== v14 ==
Design uart_top, start of the top module:
module uart_top #(
    parameter   OPERAND_WIDTH = 512,
    parameter   ADDER_WIDTH   = 128,
    parameter   NBYTES        = OPERAND_WIDTH / 8,  
    parameter   CLK_FREQ      = 125_000_000,
    parameter   BAUD_RATE     = 7_812_500    
  )  
  (
    input   wire   iClk, iRst,
    input   wire   iRx,
    output  wire   oTx
  );
Size in the first run: roughly 13000 cells after synthesis, ~3200 flip-flops, roughly 4 I/O pins, ~120000 sq um of cells after synthesis.
clock: 4.94 ns
lec_check: 0
cap_margin: 20
core_margin: 2
core_utilization: 57
cts_cluster_diameter: 41
setup_slack_margin: 1.3
slew_margin: 20
tns_end_percent: 5
run.sh (not shown) runs the stock make flow with config.mk's settings and CLKGATE_MAP_FILE=.
Both conditions hold for v14: the flow ran to the end and the final layout passed the timing, design-rule and antenna checks.
Changes in v38 relative to v14:
Settings: changing CORE_UTILIZATION from 57 to 40; removing CTS_CLUSTER_DIAMETER (formerly 41); removing TNS_END_PERCENT (formerly 5); removing SETUP_SLACK_MARGIN (formerly 1.3); changing the clock period (ns, I/O delays scaled along) from 4.94 to 8.0.
Results
From v14 to v38 the numbers moved as follows: via count of the first global-routing pass fell about 5%; die area rose about 40%; count of non-CTS buffers in the layout fell 50%. Taking v14 as the reference, in v38 global-route usage now smaller, fraction of standard cell area that is sequential now larger, area overhead of the layout relative to synthesis now smaller, last weighted congestion value of the routability-driven placer now smaller. When v38 is measured against v14, its total vias in the final route turns out 4.1% lower. Compared to v14, v38 has largest net degree at the start of global routing 59 higher. Comparing v38 and v14, the lower routing usage on met1 is on v38. v38: PASS, flow complete, no timing, DRC or antenna violations. Relative to v14, wire length has gone down in v38.
Relative to v38, the following input files were edited for v6:
Settings: CORE_UTILIZATION now 70, was 40; SETUP_SLACK_MARGIN now 0.89, previously not set; the clock period (ns, I/O delays scaled along) now 3.55, was 8.0.
==> comparison <==
- Of v38 and v6, just one finished clean: v38.
- Design area: v6 worse than v38
- In v6 the number of setup buffers added after CTS turned out 72 higher than in v38.
- v6 vs v38 — achievable clock frequency climbed by more than 10%
- Compare v6 and v38 | total power lower: v38
- Taking v38 as the reference point, the maximum fanout encountered on the critical timing path of v6 falls by 1.
- Any difference in storage element area between v38 and v6 is small enough to ignore.
- Total internal power on v6 is behind v38.
- On v6: worst-margin pin slew is 0.076 ns lower than what v38 gave.

Starting RTL as in the previous note.
make LEC_CHECK=0 CAP_MARGIN=0 CORE_ASPECT_RATIO=1.38 CORE_MARGIN=2 CORE_UTILIZATION=72 CTS_CLUSTER_DIAMETER=71 CTS_CLUSTER_SIZE=11 HOLD_SLACK_MARGIN=0.3 PLACE_DENSITY=0.41 SLEW_MARGIN=25 TNS_END_PERCENT=5 finish   # period 2.33 ns
The first run finished but failed the layout checks on setup timing.
==> next run, changes <==
CAP_MARGIN = 20   (was 0)
CORE_ASPECT_RATIO = unset   (was 1.38)
CTS_CLUSTER_DIAMETER = 117   (was 71)
CTS_CLUSTER_SIZE = unset   (was 11)
HOLD_SLACK_MARGIN = unset   (was 0.3)
PLACE_DENSITY = unset   (was 0.41)
SLEW_MARGIN = 20   (was 25)
TNS_END_PERCENT = unset   (was 5)
clock period = 3.53 ns   (was 2.33 ns; I/O delays follow)
The changed run produced a layout that fails on setup timing. Cell count falls slightly. Sequential power shrinks by a quarter to a third. Worst setup slack gets better by 1.2 ns. Power fell by a quarter to a third.
==> next run, changes <==
CORE_UTILIZATION = 44   (was 72)
CTS_CLUSTER_DIAMETER = unset   (was 117)
SETUP_SLACK_MARGIN = -0.03   (was unset)
clock period = 3.51 ns   (was 3.53 ns; I/O delays follow)
The new run finished but failed the layout checks on setup timing.
Hold slack is worse by 0.027 ns.
Routed wire length shrinks slightly.
Final cell count rises by roughly a tenth.
Worst setup slack degrades by 0.030 ns.
Die area increases by well over a third.
Via count drops by a few percent.
==> next run, changes <==
CORE_UTILIZATION = 72   (was 44)
SETUP_SLACK_MARGIN = -0.27   (was -0.03)
clock period = 3.0 ns   (was 3.51 ns; I/O delays follow)
Effect: The changed run reached the layout checks and failed them: setup timing; clock skew fell by 0.0092 ns; final area went down slightly; non-clock buffer count grows by 103; via count rose by a few percent; global-route usage grows by 14 points; total power is higher by roughly a tenth; setup slack got worse by 0.54 ns; routed wire length falls by a few percent; count of clock-buffer cells in the layout drops by 39; cell count came out lower by a little under a tenth.
==> next run, changes <==
CTS_CLUSTER_DIAMETER = 397   (was unset)
CTS_CLUSTER_SIZE = 10   (was unset)
SETUP_SLACK_MARGIN = unset   (was -0.27)
TNS_END_PERCENT = 5   (was unset)
clock period = 2.33 ns   (was 3.0 ns; I/O delays follow)
Result: The new run finished with setup timing left; design area rose by about 2.5%; sequential share of layout area fell by 1.1 points; die area is unchanged; setup slack got worse by 0.63 ns; core utilization rose by 2.1 points; critical path depth does not change; final cell count rose by 1.2%.
==> next run, changes <==
CTS_CLUSTER_DIAMETER = unset   (was 397)
CTS_CLUSTER_SIZE = unset   (was 10)
TNS_END_PERCENT = unset   (was 5)
clock period = 4.06 ns   (was 2.33 ns; I/O delays follow)
Outcome: This time the run completed without violations; count of clock-buffer cells in the layout increases by 91; final cell count fell by a few percent; clock skew goes up by 0.0087 ns; wire length came out higher slightly; area after synthesis stays the same.

old:
uart_top again, from the RTL that the note above started with.
Settings: LEC_CHECK=0, ABC_AREA=0, CAP_MARGIN=20, CORE_MARGIN=2, CORE_UTILIZATION=33, GPL_ROUTABILITY_DRIVEN=1, PLACE_DENSITY_LB_ADDON=0.1, SETUP_SLACK_MARGIN=0.46, SLEW_MARGIN=20, TNS_END_PERCENT=85; clock period 3.93 ns.
[inputs] new vs old
- ABC_AREA removed (was 0)
- SETUP_SLACK_MARGIN removed (was 0.46)
- TNS_END_PERCENT removed (was 85)
- GPL_ROUTABILITY_DRIVEN removed (was 1)
- CORE_UTILIZATION changed from 33 to 46
- PLACE_DENSITY_LB_ADDON removed (was 0.1)
- the clock period (ns, I/O delays scaled along) changed from 3.93 to 4.2
==> results <==
- Relative to old, average via count per standard cell has increased by 9.4% in new.
- new ran to completion and came out clean on the timing, design-rule and antenna checks.
- For the number of nets in the layout, new came in about 1.7% lower than old did.
- Setup slack, old and new: smaller value in new
- [new vs old] final hold slack: lower in new
- The time the final worst path needs with I/O delays and setup of new was inferior to that of old.
- new ended up with a lower power density over the cells than old did.
- Compare old and new | relative slew slack higher: old

uart_top again, from the RTL that the note above started with.
export LEC_CHECK = 0
export ABC_AREA = 1
export CAP_MARGIN = 0
export CORE_MARGIN = 2
export CORE_UTILIZATION = 50
export CTS_CLUSTER_SIZE = 69
export GPL_TIMING_DRIVEN = 1
export MAX_ROUTING_LAYER = met4
export PLACE_DENSITY_LB_ADDON = 0.23
export SETUP_SLACK_MARGIN = 0.52
export SLEW_MARGIN = 20
create_clock -name core_clock -period 2.4 [get_ports {iClk}]
The starting point finished but fails on negative setup slack.
Then changed:
ABC_AREA = default   (was 1)
CAP_MARGIN = 20   (was 0)
CORE_UTILIZATION = 26   (was 50)
CTS_CLUSTER_SIZE = default   (was 69)
GPL_TIMING_DRIVEN = default   (was 1)
MAX_ROUTING_LAYER = default   (was met4)
PLACE_DENSITY_LB_ADDON = default   (was 0.23)
SETUP_SLACK_MARGIN = default   (was 0.52)
clock period = 8.14 ns   (was 2.4 ns; I/O delays follow)
With this change the flow produced a clean layout.
Clock skew rose by 0.0051 ns.
Area after synthesis rises by about 1.4%.
Hold slack gains 0.25 ns.
Via count falls by 9.8%.
Routed wire length went down by about 8%.
Die size rose by 94%.
Design area falls by about 2.2%.
Total power is lower by about 70%.
Then changed:
CORE_UTILIZATION = 72   (was 26)
CTS_CLUSTER_DIAMETER = 117   (was default)
TNS_END_PERCENT = 5   (was default)
clock period = 2.33 ns   (was 8.14 ns; I/O delays follow)
=>
- This time the run produced a layout that fails on negative setup slack
- area after synthesis does not change
- worst setup slack degrades by 5.2 ns
- hold slack degrades by 0.16 ns
- sequential power increases to 3.5 times its value
- total power increases to 3.5 times its value
- register-to-register slack degrades by 5.2 ns
Then changed:
CTS_CLUSTER_DIAMETER = 399   (was 117)
CTS_CLUSTER_SIZE = 10   (was default)
HOLD_SLACK_MARGIN = 0.3   (was default)
The new run ran to the end with violations: negative setup slack.
Combinational power hardly moves.
Synthesized area is unchanged.
Die size stays the same.
Routed wire length came out lower slightly.
Then changed:
CORE_UTILIZATION = 40   (was 72)
CTS_CLUSTER_DIAMETER = default   (was 399)
CTS_CLUSTER_SIZE = default   (was 10)
HOLD_SLACK_MARGIN = default   (was 0.3)
TNS_END_PERCENT = default   (was 5)
clock period = 4.2 ns   (was 2.33 ns; I/O delays follow)
Outcome: The changed run completed with no timing, DRC or antenna violations. Cell count went up by 7.7%. Final area drops by 3.2%. Sequential cell count does not change. Power goes down by 42%.

Setup of xenon:
Starting RTL as in the previous note.
// uart_top
module uart_top #(
    parameter   OPERAND_WIDTH = 512,
    parameter   ADDER_WIDTH   = 128,
    parameter   NBYTES        = OPERAND_WIDTH / 8,  
    parameter   CLK_FREQ      = 125_000_000,
    parameter   BAUD_RATE     = 7_812_500    
  )  
  (
    input   wire   iClk, iRst,
    input   wire   iRx,
    output  wire   oTx
  );
make LEC_CHECK=0 CAP_MARGIN=20 CORE_MARGIN=2 CORE_UTILIZATION=57 SETUP_SLACK_MARGIN=-0.52 SLEW_MARGIN=20 TNS_END_PERCENT=5 finish   # period 5.34 ns
For onyx, these inputs were changed with respect to xenon:
Settings: SETUP_SLACK_MARGIN changed from -0.52 to 0.78; CORE_UTILIZATION changed from 57 to 72; TNS_END_PERCENT removed (was 5); the clock period (ns, I/O delays scaled along) changed from 5.34 to 3.31.
Looking across onyx and xenon, the single run that reached the end with no open violations was xenon.
[diff] worst-case clock skew, onyx relative to xenon: regression
Taking xenon as the reference, in onyx global-route track usage on met2 rose 15 points, clock distribution power went up.

uart_top again, from the RTL that the note above started with.
// uart_top
module uart_top #(
    parameter   OPERAND_WIDTH = 512,
    parameter   ADDER_WIDTH   = 128,
    parameter   NBYTES        = OPERAND_WIDTH / 8,  
    parameter   CLK_FREQ      = 125_000_000,
    parameter   BAUD_RATE     = 7_812_500    
  )  
  (
    input   wire   iClk, iRst,
    input   wire   iRx,
    output  wire   oTx
  );
  reg [NBYTES*8-1:0] rBuffer1, rBuffer2;
  wire [(NBYTES)*8:0] wBuffer3;
  reg [(NBYTES+1)*8-1:0] rBufferRes;
  localparam s_IDLE         = 3'b000;
  localparam s_WAIT_RX1     = 3'b001;
  localparam s_WAIT_RX2     = 3'b010;
  localparam s_ADDITION     = 3'b011;
  localparam s_TX           = 3'b100;
  localparam s_WAIT_TX      = 3'b101;
  localparam s_DONE         = 3'b110;
  localparam s_WAIT_ADD_SUB = 3'b111;
  reg [2:0]   rFSM;  
  reg         rTxStart;
  reg [7:0]   rTxByte;
  wire        wTxBusy;
  wire        wTxDone;
  wire [7:0] wRxByte;
  wire wRxDone;
  uart_tx #(  .CLK_FREQ(CLK_FREQ), .BAUD_RATE(BAUD_RATE) )
  UART_TX_INST
    (.iClk(iClk),
     .iRst(iRst),
     .iTxStart(rTxStart),
     .iTxByte(rTxByte),
     .oTxSerial(oTx),
     .oTxBusy(wTxBusy),
     .oTxDone(wTxDone)
     );
  uart_rx #( .CLK_FREQ(CLK_FREQ), .BAUD_RATE(BAUD_RATE) )
  UART_RX_INST
  (.iClk(iClk),
   .iRst(iRst),
   .iRxSerial(iRx),
   .oRxByte(wRxByte),
   .oRxDone(wRxDone)
   );
   reg r_StartAdd;
   wire w_DoneAdd;
  ...
Settings: LEC_CHECK=0, CAP_MARGIN=15, CORE_MARGIN=2, CORE_UTILIZATION=72, CTS_CLUSTER_DIAMETER=29, HOLD_SLACK_MARGIN=0.29, SETUP_SLACK_MARGIN=-0.27, SLEW_MARGIN=20; clock period 3.0 ns.
The first run finished with setup timing left.
Then changed:
==> flow/config.mk (replaced) <==
export PLATFORM = sky130hd
export DESIGN_NAME = uart_top
export DESIGN_NICKNAME = uart_top
export VERILOG_FILES = /design/flow/design.v
export SDC_FILE = /design/flow/constraint.sdc
export NUM_CORES = 4
export LEC_CHECK = 0
export CAP_MARGIN = 20
export CORE_MARGIN = 2
export CORE_UTILIZATION = 58
export SLEW_MARGIN = 20
==> flow/constraint.sdc (replaced) <==
create_clock -name core_clock -period 6.94 [get_ports {iClk}]
set_input_delay 1.3880 -clock core_clock [delete_from_list [all_inputs] [get_ports {iClk}]]
set_output_delay 1.3880 -clock core_clock [all_outputs]
set_load 0.01 [all_outputs]
Effect:
- Now the flow produced a clean layout
- power fell by well over a third
- via count came out lower by roughly a tenth
- global-route usage fell by 12 points
- non-clock buffer count came out lower by 528
- routed wire length fell by roughly a tenth
- count of clock-buffer cells in the layout went down by 228
Power is estimated from default activity; no workload was simulated.
